exp/raven:
==> flow/design.v (excerpt) <==
module cordicMagPh
   #(parameter integer N        = 13,  
     parameter integer XY_WIDTH = 18)  
    (input  wire                           clk,
     input  wire                           reset,    
     input  wire                           st,       
     input  wire signed [XY_WIDTH - 1 : 0] xin,      
     input  wire signed [XY_WIDTH - 1 : 0] yin,      
     output reg                            rdy,      
     output wire        [XY_WIDTH - 1 : 0] mag,      
     output wire signed [XY_WIDTH + 1 : 0] ph);
Size in the first run: roughly 2400 cells after synthesis, ~70 flip-flops, roughly 78 I/O pins.
export LEC_CHECK = 0
export CAP_MARGIN = 0
export CORE_ASPECT_RATIO = 0.83
export CORE_MARGIN = 2
export CORE_UTILIZATION = 72
export CTS_CLUSTER_DIAMETER = 374
export CTS_CLUSTER_SIZE = 83
export GPL_TIMING_DRIVEN = 1
export PLACE_DENSITY_LB_ADDON = 0.06
export SETUP_SLACK_MARGIN = -0.57
export SLEW_MARGIN = 25
export TNS_END_PERCENT = 100
create_clock -name core_clock -period 5.75 [get_ports {clk}]
run.sh (not shown) runs the stock make flow with config.mk's settings and CLKGATE_MAP_FILE=.
| exp/raven | all stages done | FAIL | setup timing |
## Diff of input files: exp/tundra against exp/raven
==> flow/config.mk <==
export PLATFORM = sky130hd
export DESIGN_NAME = cordicMagPh
export DESIGN_NICKNAME = cordicMagPh
export VERILOG_FILES = /design/flow/design.v
export SDC_FILE = /design/flow/constraint.sdc
export NUM_CORES = 4
export LEC_CHECK = 0
export CAP_MARGIN = 20
export CORE_MARGIN = 2
export CORE_UTILIZATION = 40
export SLEW_MARGIN = 20
==> flow/constraint.sdc <==
create_clock -name core_clock -period 7.59 [get_ports {clk}]
set_input_delay 1.5180 -clock core_clock [delete_from_list [all_inputs] [get_ports {clk}]]
set_output_delay 1.5180 -clock core_clock [all_outputs]
set_load 0.01 [all_outputs]
Notes after the runs:
Looking across exp/tundra and exp/raven, the single run that reached the end with no open violations was exp/tundra.
From exp/raven to exp/tundra the numbers moved as follows: routed via count divided by cell count went down about 16%, maximum clock path buffer count held.
### exp/tundra -> exp/indigo
--- a/flow/config.mk
+++ b/flow/config.mk
@@ -7,0 +8 @@
+export ABC_AREA = 1
@@ -10 +11,2 @@
-export CORE_UTILIZATION = 40
+export CORE_UTILIZATION = 66
+export CTS_CLUSTER_SIZE = 96
==> flow/constraint.sdc <==
create_clock -name core_clock -period 9.76 [get_ports {clk}]
set_input_delay 1.9520 -clock core_clock [delete_from_list [all_inputs] [get_ports {clk}]]
set_output_delay 1.9520 -clock core_clock [all_outputs]
set_load 0.01 [all_outputs]
## What came out
exp/indigo vs exp/tundra, critical-path cell with the highest stage delay: dfrtp_1 vs fa_1. Going from exp/tundra to exp/indigo, the via count of the first global-routing pass was found to have gone up by 28%. [exp/indigo vs exp/tundra] total cells reported by yosys after synthesis: higher in exp/indigo. Sort exp/tundra and exp/indigo by setup slack desc -> top: exp/indigo. Looking only at growth of design area from synthesis to finish, and setting everything else aside, the lower value of exp/tundra and exp/indigo goes to exp/indigo. Die size in exp/indigo is 34% lower than in exp/tundra. When exp/indigo is measured against exp/tundra, its portion of the clock cycle consumed by the worst path in the final layout turns out 22 points lower. exp/indigo vs. exp/tundra: cell area now sits higher. Number of design-rule violations left by the first detailed-router iteration was higher in exp/indigo than in exp/tundra. Taking exp/tundra as the reference, in exp/indigo worst-margin pin slew +0.024 ns.
#### Input delta (exp/juniper over exp/indigo)
--- a/flow/config.mk
+++ b/flow/config.mk
@@ -8 +7,0 @@
-export ABC_AREA = 1
@@ -11,2 +10 @@
-export CORE_UTILIZATION = 66
-export CTS_CLUSTER_SIZE = 96
+export CORE_UTILIZATION = 40
==> flow/constraint.sdc <==
create_clock -name core_clock -period 8.0 [get_ports {clk}]
set_input_delay 1.6000 -clock core_clock [delete_from_list [all_inputs] [get_ports {clk}]]
set_output_delay 1.6000 -clock core_clock [all_outputs]
set_load 0.01 [all_outputs]
Findings:
- The run showing the smaller fraction of area in registers is exp/indigo.
- As far as sequential cell count goes, exp/juniper and exp/indigo are indistinguishable; the numbers are identical.
- exp/juniper vs exp/indigo: share of synthesized area occupied by flip-flops and latches up
> inputs changed (exp/juniper -> exp/delta)
--- a/flow/config.mk
+++ b/flow/config.mk
@@ -7,0 +8 @@
+export ABC_AREA = 1
@@ -9,2 +10,8 @@
-export CORE_MARGIN = 2
-export CORE_UTILIZATION = 40
+export CELL_PAD_IN_SITES_GLOBAL_PLACEMENT = 3
+export CORE_ASPECT_RATIO = 0.74
+export CORE_MARGIN = 8
+export CORE_UTILIZATION = 20
+export CTS_CLUSTER_DIAMETER = 138
+export CTS_CLUSTER_SIZE = 62
+export GPL_ROUTABILITY_DRIVEN = 0
+export MIN_ROUTING_LAYER = met1
@@ -11,0 +19 @@
+export TNS_END_PERCENT = 50
[summary]
In exp/delta, final period utilization is lower than in exp/juniper.
Compared with exp/juniper, exp/delta shows a higher HPWL after detailed placement.
Against exp/juniper, number of non-clock inverters in exp/delta rose by more than half.
exp/delta against exp/juniper: floorplan-stage core utilization has decreased; multi-input combinational gate total has increased; total stage count of the critical path has increased.
Between exp/delta and exp/juniper, the difference in number of nets with antenna violations after detailed routing is negligible.
Compared to exp/juniper, exp/delta was floorplanned on a bigger die.
exp/delta — count of placed standard cells including taps about 55% higher, exp/juniper as reference
diff inputs: exp/delta => exp/fjord
==> flow/config.mk <==
export PLATFORM = sky130hd
export DESIGN_NAME = cordicMagPh
export DESIGN_NICKNAME = cordicMagPh
export VERILOG_FILES = /design/flow/design.v
export SDC_FILE = /design/flow/constraint.sdc
export NUM_CORES = 4
export LEC_CHECK = 0
export CAP_MARGIN = 20
export CELL_PAD_IN_SITES_GLOBAL_PLACEMENT = 3
export CORE_ASPECT_RATIO = 0.5
export CORE_MARGIN = 2
export CORE_UTILIZATION = 40
export CTS_CLUSTER_DIAMETER = 306
export CTS_CLUSTER_SIZE = 99
export SLEW_MARGIN = 20
export TNS_END_PERCENT = 5
- x[12] as the last element of the critical path was reported by exp/fjord, and x[9] by exp/delta.
- Worst relative slew slack delta (exp/fjord − exp/delta): favourable
- Synthesized area in exp/fjord is 7.0% lower than in exp/delta
- Looking at worst setup slack, exp/fjord sits 0.50 ns lower than exp/delta does.
- Going from exp/delta to exp/fjord, total number of cells along the worst setup path down 4, first-iteration DRC count down 37%.
- Diff exp/delta -> exp/fjord | average size of a mapped cell | increase of 26%
- [compare] base=exp/delta new=exp/fjord: die area moved down; global-route wire length before repair went down 55000 µm.
- From exp/delta to exp/fjord the numbers moved as follows: count of clock-net buffers in the final layout increased by 1 relative to the old numbers.
